==> inputs of v36 <==
// CPU
module CPU(result,pc_value,r0_value,rf_we,instr,rst, clk);
input clk;
input rst;
input [15:0] instr;
output [15:0] result;
output [15:0] pc_value;
output [15:0] r0_value;
output rf_we;
wire [15:0] r0;
wire [15:0]out_ireg;
wire [3:0]out_idec_to_addrRdest;
wire [3:0]out_idec_to_addrRsrc;
wire [2:0]out_idec_to_alu_select;
wire [3:0]out_immHigh_idec;
wire out_wr_en_idec;
wire out_arith_mux_select0_idec;
wire out_arith_mux_select1_idec;
wire [15:0]out_arith_mux_to_alu_input;
wire [15:0] out_rfRsrc_to_arith_mux;
wire [15:0] out_imm_sign_extended_to_arith_mux;
wire [15:0] out_imm_zero_extended_to_arith_mux;
wire [15:0]out_rfRdest_to_alu;
wire [15:0] out_alu_to_mux;
wire C,V,N,Z;
wire [15:0] out_muxload;
wire select_mux_load;
wire select_mux_mov;
wire [15:0] out_left_shifted_to_muxload_in;
wire [15:0] out_ram_to_muxload_in;
wire ram_en;
wire [15:0]out_pc;
assign pc_value = out_pc;
assign r0_value = r0;
assign rf_we = out_wr_en_idec;
wire [2:0]select_mux_which_load;
wire [15:0] out_mov_mux;
wire [15:0] out_mux_to_rf;
assign result = out_mux_to_rf;
wire [15:0] out_shifter_to_select_mux_which_load;
wire [15:0] out_mux_to_shifter_in;
wire select_which_to_shift;
wire branch;
wire jump;
wire [15:0] bj_value;
wire select_br_or_jump;
wire [15:0] out_psr;
wire [15:0]input_psr;
assign input_psr[0] = C;
assign input_psr[1] = V;
assign input_psr[2] = N;
assign input_psr[3] = Z;
assign input_psr[15:4] = 12'b0;
  ...
==> flow/config.mk <==
export PLATFORM = sky130hd
export DESIGN_NAME = CPU
export DESIGN_NICKNAME = CPU
export VERILOG_FILES = /design/flow/design.v
export SDC_FILE = /design/flow/constraint.sdc
export NUM_CORES = 4
export LEC_CHECK = 0
export CAP_MARGIN = 20
export CORE_MARGIN = 2
export CORE_UTILIZATION = 9
export PLACE_DENSITY = 0.6
export SLEW_MARGIN = 20
==> flow/constraint.sdc <==
create_clock -name core_clock -period 12.7 [get_ports {clk}]
set_input_delay 2.5400 -clock core_clock [delete_from_list [all_inputs] [get_ports {clk}]]
set_output_delay 2.5400 -clock core_clock [all_outputs]
set_load 0.01 [all_outputs]
run.sh (not shown) runs the stock make flow with config.mk's settings and CLKGATE_MAP_FILE=.
==> v3 (differences from v36) <==
- CORE_UTILIZATION: 9 -> 56
- CTS_CLUSTER_DIAMETER: not set -> 28
- CTS_CLUSTER_SIZE: not set -> 57
- HOLD_SLACK_MARGIN: not set -> 0.25
- PLACE_DENSITY: 0.6 -> not set
- SETUP_SLACK_MARGIN: not set -> -0.67
- SLEW_MARGIN: 20 -> 0
- TNS_END_PERCENT: not set -> 5
==> flow/constraint.sdc (replaced) <==
create_clock -name core_clock -period 7.16 [get_ports {clk}]
set_input_delay 1.4320 -clock core_clock [delete_from_list [all_inputs] [get_ports {clk}]]
set_output_delay 1.4320 -clock core_clock [all_outputs]
set_load 0.01 [all_outputs]
==> v31 (differences from v36) <==
- ABC_AREA: not set -> 1
- CAP_MARGIN: 20 -> 40
- CELL_PAD_IN_SITES_DETAIL_PLACEMENT: not set -> 1
- CELL_PAD_IN_SITES_GLOBAL_PLACEMENT: not set -> 1
- CORE_ASPECT_RATIO: not set -> 0.56
- CORE_MARGIN: 2 -> 6
- CORE_UTILIZATION: 9 -> 40
- GPL_TIMING_DRIVEN: not set -> 1
- SLEW_MARGIN: 20 -> 5
- TNS_END_PERCENT: not set -> 55
==> flow/constraint.sdc (replaced) <==
create_clock -name core_clock -period 12.9 [get_ports {clk}]
set_input_delay 2.5800 -clock core_clock [delete_from_list [all_inputs] [get_ports {clk}]]
set_output_delay 2.5800 -clock core_clock [all_outputs]
set_load 0.01 [all_outputs]
==> impl_metrics.csv <==
group,metric,value,unit
run_status,outcome,"complete, but fails checks",
run_status,so_faults,"negative setup slack",
floorplanning,die-width,242,um
grt,grt_pass1_vias,29800,
final_timing,layout_setup_ws,-1.08,ns
cts,insertion_delay,0.72,ns
grt,grt_use_met3,22.7,%
final_timing,period_needed,8.24,ns
placement,dp_hpwl,98700,um
final_timing,slew_headroom,18.2,%
detailed_routing,met1_length,51900,um
final_timing,setup_viol,15,
the above is filed under v3

==> impl_metrics.csv <==
group,metric,value,unit
grt,grt_use_met1,10.6,%
grt,grt_pass1_vias,25400,
floorplanning,die-width,598,um
placement,numPortBuffers,66,
grt,grt_use_met3,1.42,%
final_timing,slew_headroom,10.7,%
worst_setup_path,reg2reg_slack,4.93,ns
placement,dp_hpwl,114000,um
run_status,outcome,"finished clean",
final_timing,setup_viol,0,
detailed_routing,met1_length,63300,um
the above is filed under v36

==> impl_metrics.csv <==
group,metric,value,unit
worst_setup_path,rr_endpoint,"psr.Q[3]",
detailed_routing,met1_length,75900,um
detailed_routing,num_antenna_cells,3,
final_timing,slew_headroom,31.8,%
flow_run,warnings,50,
worst_setup_path,cp.depth,31,
detailed_routing,wl,168000,um
final_timing,setup_viol,0,
power_and_ir_drop,clkPwrFrac,22.1,%
floorplanning,die-width,380,um
worst_setup_path,crit_end,"result[12]",
worst_setup_path,cpMostUsedCell,"nand2_1",
placement,dp_hpwl,122000,um
run_status,outcome,"finished clean",
grt,grt_pass1_vias,30000,
yosys,ys_sh_simple,26.2,%
grt,grt_use_met3,14.9,%
the above is filed under v31

